==> inputs of umber <==
// router_extended
module router_extended #(
  parameter B2_LAT_BIN  = 1, B2_LAT_DEC  = 8, B2_LAT_DUO  = 6,
  parameter B10_LAT_DEC = 1, B10_LAT_BIN = 6, B10_LAT_DUO = 6,
  parameter B12_LAT_DUO = 1, B12_LAT_BIN = 6, B12_LAT_DEC = 8
)(
  input  wire        clk,
  input  wire        rst,
  input  wire        start,
  input  wire [2:0]  cond_sel,
  input  wire [3:0]  opcode,
  input  wire [15:0] op_a,
  input  wire [15:0] op_b,
  output reg         busy,
  output reg         done,
  output reg  [31:0] result
);
Settings: LEC_CHECK=0, CAP_MARGIN=20, CELL_PAD_IN_SITES_GLOBAL_PLACEMENT=0, CORE_ASPECT_RATIO=0.72, CORE_MARGIN=2, CORE_UTILIZATION=72, CTS_CLUSTER_DIAMETER=255, CTS_CLUSTER_SIZE=21, GPL_ROUTABILITY_DRIVEN=1, MIN_ROUTING_LAYER=met1, PLACE_DENSITY_LB_ADDON=0.1, SETUP_SLACK_MARGIN=-0.0, SLEW_MARGIN=40; clock period 6.61 ns.
run.sh (not shown) runs the stock make flow with config.mk's settings and CLKGATE_MAP_FILE=.
==> inputs of xenon, as changes to umber <==
==> flow/config.mk (replaced) <==
export PLATFORM = sky130hd
export DESIGN_NAME = router_extended
export DESIGN_NICKNAME = router_extended
export VERILOG_FILES = /design/flow/design.v
export SDC_FILE = /design/flow/constraint.sdc
export NUM_CORES = 4
export LEC_CHECK = 0
export CAP_MARGIN = 20
export CORE_MARGIN = 2
export CORE_UTILIZATION = 40
export SLEW_MARGIN = 20
==> flow/constraint.sdc (replaced) <==
create_clock -name core_clock -period 10.0 [get_ports {clk}]
set_input_delay 2.0000 -clock core_clock [delete_from_list [all_inputs] [get_ports {clk}]]
set_output_delay 2.0000 -clock core_clock [all_outputs]
set_load 0.01 [all_outputs]
==> out/notes.md <==
• **Placeable Area** 47,800 sq um
• **total cell area at the placement stage** 20,800 sq um
• **GPL Wtd Cong** 0.933
• **run status** complete, no violations
• **Post-Place Setup Slack** 805 ps
• **buffers inserted by post-CTS timing repair** 0
• **number of cell rows** 80
• **global-route met2 utilization** 0.423
• **Core Util at FP** 0.406
• **post-cts repair resize count** 0
• **number of buffers created by CTS** 17
The numbers above come from xenon.

==> out/notes.md <==
• **buffers inserted by post-CTS timing repair** 54
• **Placeable Area** 26,800 sq um
• **Error Message** [ERROR GRT-0232] Routing congestion too high. Check the congestion heatmap in the GUI.
• **Core Util at FP** 0.726
• **run status** stopped before the end
• **stage reached** global routing
• **total cell area at the placement stage** 22,000 sq um
• **global-route met2 utilization** 0.920
• **GPL Wtd Cong** 0.973
• **post-cts repair resize count** 239
The numbers above come from umber.



==> build 25: inputs <==
==> flow/design.v <==
`timescale 1ns/1ps
module base2_alu #(
  parameter LAT_BIN = 1,   
  parameter LAT_DEC = 8,   
  parameter LAT_DUO = 6    
)(
  input  wire        clk,
  input  wire        rst,
  input  wire        start,
  input  wire [3:0]  opcode,
  input  wire [15:0] a,
  input  wire [15:0] b,
  output reg         busy,
  output reg         done,
  output reg  [31:0] result
);
  reg [7:0] countdown;
  wire [7:0] lat_sel =
      (opcode <= 4'd2) ? LAT_BIN :
      ((opcode <= 4'd5) ? LAT_DEC : LAT_DUO);
  wire [31:0] res_bin =
      (opcode==4'd0)   ? (a + b) :
      (opcode==4'd1)   ? (a - b) :
      (opcode==4'd2)   ? (a * b) :
      (opcode==4'd3)   ? (a + b) :
      (opcode==4'd4)   ? (a - b) :
      (opcode==4'd5) ? (a * 16'd10) :
      (opcode==4'd6) ? (a + b) :
      (opcode==4'd7) ? (a - b) :
      (opcode==4'd8)  ? (a * 16'd3) : 32'd0;
  always @(posedge clk) begin
    if (rst) begin
      busy <= 1'b0; done <= 1'b0; countdown <= 8'd0; result <= 32'd0;
    end else begin
      done <= 1'b0;
      if (start && !busy) begin
        busy      <= 1'b1;
        countdown <= (lat_sel==0) ? 1 : lat_sel;
      end else if (busy) begin
        if (countdown > 8'd1) begin
          countdown <= countdown - 8'd1;
        end else begin
          busy   <= 1'b0;
          done   <= 1'b1;
          result <= res_bin;
        end
      end
    end
  end
endmodule
`timescale 1ns/1ps
module base10_alu #(
  parameter LAT_DEC = 1,   
  parameter LAT_BIN = 6,   
  parameter LAT_DUO = 6    
)(
  input  wire        clk,
  input  wire        rst,
  input  wire        start,
  input  wire [3:0]  opcode,
  input  wire [15:0] a,
  input  wire [15:0] b,
  output reg         busy,
  output reg         done,
  output reg  [31:0] result
);
  reg [7:0] countdown;
  wire [7:0] lat_sel =
      ((opcode>=4'd3) && (opcode<=4'd5)) ? LAT_DEC :
      ((opcode<=4'd2) ? LAT_BIN : LAT_DUO);
  wire [31:0] res_bin =
      (opcode==4'd0)   ? (a + b) :
      (opcode==4'd1)   ? (a - b) :
      (opcode==4'd2)   ? (a * b) :
      (opcode==4'd3)   ? (a + b) :
      (opcode==4'd4)   ? (a - b) :
      (opcode==4'd5) ? (a * 16'd10) :
      (opcode==4'd6) ? (a + b) :
      (opcode==4'd7) ? (a - b) :
      (opcode==4'd8)  ? (a * 16'd3) : 32'd0;
  always @(posedge clk) begin
    if (rst) begin
      busy <= 1'b0; done <= 1'b0; countdown <= 8'd0; result <= 32'd0;
    end else begin
      done <= 1'b0;
      if (start && !busy) begin
        busy      <= 1'b1;
        countdown <= (lat_sel==0) ? 1 : lat_sel;
      end else if (busy) begin
        if (countdown > 8'd1) begin
          countdown <= countdown - 8'd1;
        end else begin
          busy   <= 1'b0;
          done   <= 1'b1;
          result <= res_bin;
        end
      end
    end
  end
endmodule
`timescale 1ns/1ps
module base12_alu #(
  parameter LAT_DUO = 1,   
  parameter LAT_BIN = 6,   
  parameter LAT_DEC = 8    
)(
  input  wire        clk,
  input  wire        rst,
  input  wire        start,
  input  wire [3:0]  opcode,
  input  wire [15:0] a,
  input  wire [15:0] b,
  output reg         busy,
  output reg         done,
  output reg  [31:0] result
);
  reg [7:0] countdown;
  wire [7:0] lat_sel =
      ((opcode>=4'd6) && (opcode<=4'd8)) ? LAT_DUO :
      ((opcode<=4'd2) ? LAT_BIN : LAT_DEC);
  wire [31:0] res_bin =
      (opcode==4'd0)   ? (a + b) :
      (opcode==4'd1)   ? (a - b) :
      (opcode==4'd2)   ? (a * b) :
      (opcode==4'd3)   ? (a + b) :
      (opcode==4'd4)   ? (a - b) :
      (opcode==4'd5) ? (a * 16'd10) :
      (opcode==4'd6) ? (a + b) :
      (opcode==4'd7) ? (a - b) :
      (opcode==4'd8)  ? (a * 16'd3) : 32'd0;
  always @(posedge clk) begin
    if (rst) begin
      busy <= 1'b0; done <= 1'b0; countdown <= 8'd0; result <= 32'd0;
    end else begin
      done <= 1'b0;
      if (start && !busy) begin
        busy      <= 1'b1;
        countdown <= (lat_sel==0) ? 1 : lat_sel;
      end else if (busy) begin
        if (countdown > 8'd1) begin
          countdown <= countdown - 8'd1;
        end else begin
          busy   <= 1'b0;
          done   <= 1'b1;
          result <= res_bin;
        end
      end
    end
  end
endmodule
`timescale 1ns/1ps
module router_extended #(
  parameter B2_LAT_BIN  = 1, B2_LAT_DEC  = 8, B2_LAT_DUO  = 6,
  parameter B10_LAT_DEC = 1, B10_LAT_BIN = 6, B10_LAT_DUO = 6,
  parameter B12_LAT_DUO = 1, B12_LAT_BIN = 6, B12_LAT_DEC = 8
)(
  input  wire        clk,
  input  wire        rst,
  input  wire        start,
  input  wire [2:0]  cond_sel,
  input  wire [3:0]  opcode,
  input  wire [15:0] op_a,
  input  wire [15:0] op_b,
  output reg         busy,
  output reg         done,
  output reg  [31:0] result
);
  localparam [1:0] ROUTE_SENTINEL = 2'd3;
  wire [1:0] forced_target = (cond_sel <= 3'd2) ? cond_sel[1:0] : ROUTE_SENTINEL;
  wire [1:0] full_router_target =
      (opcode <= 4'd2)   ? 2'd0 :
      (opcode <= 4'd5) ? 2'd1 :
                                  2'd2;
  localparam [1:0] DUO_FALLBACK_TARGET = (B10_LAT_DUO <= B2_LAT_DUO) ? 2'd1 : 2'd0;
  wire [1:0] router_210_target =
      (opcode <= 4'd2)   ? 2'd0 :
      (opcode <= 4'd5) ? 2'd1 :
                                  DUO_FALLBACK_TARGET;
  wire [1:0] routed_target =
      (forced_target != ROUTE_SENTINEL) ? forced_target :
      (cond_sel == 3'd3) ? full_router_target :
      (cond_sel == 3'd4) ? router_210_target :
                           full_router_target;  
  reg  start_b2, start_b10, start_b12;
  wire busy_b2, done_b2;   wire [31:0] res_b2;
  wire busy_b10, done_b10; wire [31:0] res_b10;
  wire busy_b12, done_b12; wire [31:0] res_b12;
  base2_alu #(.LAT_BIN(B2_LAT_BIN), .LAT_DEC(B2_LAT_DEC), .LAT_DUO(B2_LAT_DUO)) u_b2(
    .clk(clk), .rst(rst), .start(start_b2), .opcode(opcode), .a(op_a), .b(op_b),
    .busy(busy_b2), .done(done_b2), .result(res_b2)
  );
  base10_alu #(.LAT_DEC(B10_LAT_DEC), .LAT_BIN(B10_LAT_BIN), .LAT_DUO(B10_LAT_DUO)) u_b10(
    .clk(clk), .rst(rst), .start(start_b10), .opcode(opcode), .a(op_a), .b(op_b),
    .busy(busy_b10), .done(done_b10), .result(res_b10)
  );
  base12_alu #(.LAT_DUO(B12_LAT_DUO), .LAT_BIN(B12_LAT_BIN), .LAT_DEC(B12_LAT_DEC)) u_b12(
    .clk(clk), .rst(rst), .start(start_b12), .opcode(opcode), .a(op_a), .b(op_b),
    .busy(busy_b12), .done(done_b12), .result(res_b12)
  );
  localparam S_IDLE=0, S_WAIT=1;
  reg [0:0] st;
  always @(posedge clk) begin
    if (rst) begin
      st <= S_IDLE; busy <= 1'b0; done <= 1'b0;
      start_b2 <= 1'b0; start_b10 <= 1'b0; start_b12 <= 1'b0;
      result <= 32'd0;
    end else begin
      done <= 1'b0;
      start_b2 <= 1'b0; start_b10 <= 1'b0; start_b12 <= 1'b0;
      case (st)
        S_IDLE: begin
          if (start) begin
            busy <= 1'b1;
            if (routed_target==2'd0) start_b2  <= 1'b1;
            if (routed_target==2'd1) start_b10 <= 1'b1;
            if (routed_target==2'd2) start_b12 <= 1'b1;
            st <= S_WAIT;
          end
        end
        S_WAIT: begin
          if ( (routed_target==2'd0 && done_b2) ||
               (routed_target==2'd1 && done_b10) ||
               (routed_target==2'd2 && done_b12) ) begin
            result <= (routed_target==2'd0) ? res_b2 :
                      (routed_target==2'd1) ? res_b10 :
                                              res_b12;
            done   <= 1'b1;
            busy   <= 1'b0;
            st     <= S_IDLE;
          end
        end
      endcase
    end
  end
endmodule
==> flow/run.sh <==
#!/bin/bash
# the make line also repeats each setting of config.mk as NAME=value (left out here)
make -C /OpenROAD-flow-scripts/flow DESIGN_CONFIG=/design/flow/config.mk WORK_HOME=/design/flow/orfs CLKGATE_MAP_FILE= finish
==> flow/config.mk <==
export PLATFORM = sky130hd
export DESIGN_NAME = router_extended
export DESIGN_NICKNAME = router_extended
export VERILOG_FILES = /design/flow/design.v
export SDC_FILE = /design/flow/constraint.sdc
export NUM_CORES = 4
export LEC_CHECK = 0
export ABC_AREA = 1
export CAP_MARGIN = 20
export CORE_ASPECT_RATIO = 1.45
export CORE_MARGIN = 2
export CORE_UTILIZATION = 72
export CTS_CLUSTER_SIZE = 10
export PLACE_DENSITY = 0.42
export SETUP_SLACK_MARGIN = 0.61
export SLEW_MARGIN = 20
export TNS_END_PERCENT = 15
==> flow/constraint.sdc <==
create_clock -name core_clock -period 5.59 [get_ports {clk}]
set_input_delay 1.1180 -clock core_clock [delete_from_list [all_inputs] [get_ports {clk}]]
set_output_delay 1.1180 -clock core_clock [all_outputs]
set_load 0.01 [all_outputs]
==> inputs of build 53, as changes to build 25 <==
==> flow/config.mk (replaced) <==
export PLATFORM = sky130hd
export DESIGN_NAME = router_extended
export DESIGN_NICKNAME = router_extended
export VERILOG_FILES = /design/flow/design.v
export SDC_FILE = /design/flow/constraint.sdc
export NUM_CORES = 4
export LEC_CHECK = 0
export ABC_AREA = 1
export CAP_MARGIN = 20
export CELL_PAD_IN_SITES_GLOBAL_PLACEMENT = 0
export CORE_ASPECT_RATIO = 1.81
export CORE_MARGIN = 2
export CORE_UTILIZATION = 45
export CTS_CLUSTER_DIAMETER = 255
export CTS_CLUSTER_SIZE = 98
export GPL_ROUTABILITY_DRIVEN = 0
export MIN_ROUTING_LAYER = met1
export PLACE_DENSITY_LB_ADDON = 0.1
export SETUP_SLACK_MARGIN = -0.55
export SLEW_MARGIN = 40
export TNS_END_PERCENT = 15
==> flow/constraint.sdc (replaced) <==
create_clock -name core_clock -period 5.55 [get_ports {clk}]
set_input_delay 1.1100 -clock core_clock [delete_from_list [all_inputs] [get_ports {clk}]]
set_output_delay 1.1100 -clock core_clock [all_outputs]
set_load 0.01 [all_outputs]
==> results <==
metric                                                                       build 53                build 25
Outcome                                                    complete, but fails checks  stopped before the end
Last stage reached                                                                  -          global routing
Violated checks                                                          setup timing                       -
Starting density of the core                                                    45.6%                   73.0%
Overall die area                                                            48600 µm²               30600 µm²
Number of buffers between clock root and the deepest sink                           2                       3
Overall die height                                                             295 µm                  210 µm
DP Area                                                                     23900 µm²               23700 µm²
Number of rows in the core area                                                   106                      75
Number of CTS-inserted buffers                                                     17                      25
Placed Cells incl. Taps                                                          3949                    3716
Core Box Area                                                               46200 µm²               28800 µm²
Setup fix buffers added after clock tree synthesis                                 11                      67
Synthesis area per yosys                                                    21000 µm²               21000 µm²
DPL Wire Length                                                               57.0 mm                 56.2 mm
Die X-Extent                                                                   165 µm                  146 µm
Cts repair resizes                                                                210                     266
Setup Slack @ Placement                                                      -1.58 ns                -1.46 ns


==> run K <==
Starts from the design.v that is shown in full above.
Settings: LEC_CHECK=0, ABC_AREA=1, CAP_MARGIN=20, CORE_ASPECT_RATIO=0.5, CORE_MARGIN=7, CORE_UTILIZATION=46, CTS_CLUSTER_DIAMETER=381, CTS_CLUSTER_SIZE=98, MAX_ROUTING_LAYER=met4, PLACE_DENSITY=0.79, SETUP_SLACK_MARGIN=0.06, SLEW_MARGIN=10, TNS_END_PERCENT=20; clock period 10.0 ns.
==> inputs of run E, as changes to run K <==
Settings changed: ABC_AREA 1 to default, CORE_ASPECT_RATIO 0.5 to default, CORE_MARGIN 7 to 2, CORE_UTILIZATION 46 to 70, CTS_CLUSTER_DIAMETER 381 to default, CTS_CLUSTER_SIZE 98 to 25, MAX_ROUTING_LAYER met4 to default, PLACE_DENSITY 0.79 to default, SETUP_SLACK_MARGIN 0.06 to default, SLEW_MARGIN 10 to 20, TNS_END_PERCENT 20 to default.
==> flow/constraint.sdc (replaced) <==
create_clock -name core_clock -period 7.66 [get_ports {clk}]
set_input_delay 1.5320 -clock core_clock [delete_from_list [all_inputs] [get_ports {clk}]]
set_output_delay 1.5320 -clock core_clock [all_outputs]
set_load 0.01 [all_outputs]
==> inputs of run D, as changes to run K <==
Settings changed: ABC_AREA 1 to default, CELL_PAD_IN_SITES_DETAIL_PLACEMENT from default to 2, CORE_ASPECT_RATIO 0.5 to 1.68, CORE_MARGIN 7 to 5, CORE_UTILIZATION 46 to 70, CTS_CLUSTER_DIAMETER 381 to default, CTS_CLUSTER_SIZE 98 to default, GPL_ROUTABILITY_DRIVEN from default to 1, GPL_TIMING_DRIVEN from default to 0, HOLD_SLACK_MARGIN from default to -0.08, MAX_ROUTING_LAYER met4 to met5, PLACE_DENSITY 0.79 to 0.62, SETUP_SLACK_MARGIN 0.06 to 1.3, TNS_END_PERCENT 20 to 15.
==> inputs of run M, as changes to run K <==
Settings changed: CAP_MARGIN 20 to 0, CORE_ASPECT_RATIO 0.5 to default, CORE_MARGIN 7 to 2, CORE_UTILIZATION 46 to 70, CTS_CLUSTER_DIAMETER 381 to default, CTS_CLUSTER_SIZE 98 to 25, MAX_ROUTING_LAYER met4 to default, PLACE_DENSITY 0.79 to default, SETUP_SLACK_MARGIN 0.06 to 1.53, SLEW_MARGIN 10 to 20, TNS_END_PERCENT 20 to default.
==> flow/constraint.sdc (replaced) <==
create_clock -name core_clock -period 5.23 [get_ports {clk}]
set_input_delay 1.0460 -clock core_clock [delete_from_list [all_inputs] [get_ports {clk}]]
set_output_delay 1.0460 -clock core_clock [all_outputs]
set_load 0.01 [all_outputs]
==> qor.csv <==
stage,metric,value,unit
run_status,status,stopped before the end,
run_status,failed_stage,5_1_grt,
run_status,error,[ERROR GRT-0232] Routing congestion too high. Check the congestion heatmap in the GUI.,
global_routing,grt_use_met3,80.4,%
placement,placed_area,24100,um2
synth,ys_cells,3196,
synth,simple_gate_area_share,26.8,%
synth,top_cells_by_area,"fa_1, dfxtp_1, nand2_1, inv_1, ha_1",
placement,dp_slack,-1.70,ns
synth,syn_avg_cell_area,6.58,um2
# the run above: run M

==> qor.csv <==
stage,metric,value,unit
run_status,failed_stage,3_5_place_dp,
synth,simple_gate_area_share,17.7,%
run_status,status,stopped before the end,
floorplanning,core-area,27600,um2
synth,ys_cells,2406,
synth,yosysTopAreaCell,fa_1,
synth,syn_avg_cell_area,8.08,um2
run_status,error,[ERROR DPL-0033] detailed placement checks failed during check placement.,
# the run above: run D

==> qor.csv <==
stage,metric,value,unit
run_status,status,no timing/DRC/antenna violations,
placement,placed_area,22400,um2
cts,cts_root_buffer,clkbuf_16,
synth,top_cells_by_area,"fa_1, dfxtp_1, nand2_1, inv_1, ha_1",
synth,ys_cells,3196,
placement,dp_slack,1.38,ns
synth,syn_avg_cell_area,6.58,um2
# the run above: run K

==> qor.csv <==
stage,metric,value,unit
synth,ys_cells,2406,
final_timing,max_freq,133,MHz
synth,simple_gate_area_share,17.7,%
global_routing,antenna_found_initial,0,
setup_path,critical_path_buf_inv_count,6,
placement,dp_slack,-0.446,ns
placement,placed_area,21400,um2
run_status,status,no timing/DRC/antenna violations,
layout,seq_share,14.8,%
global_routing,track_usage,42.8,%
layout,comb_area,14700,um2
drt,wl_per_cell,21.3,um
power,pg_seq,888,uW
synth,top_cells_by_area,"fa_1, dfxtp_1, ha_1, nand2_1, inv_1",
# the run above: run E

Power figures rest on the tool's default switching activity, not on a simulated workload.
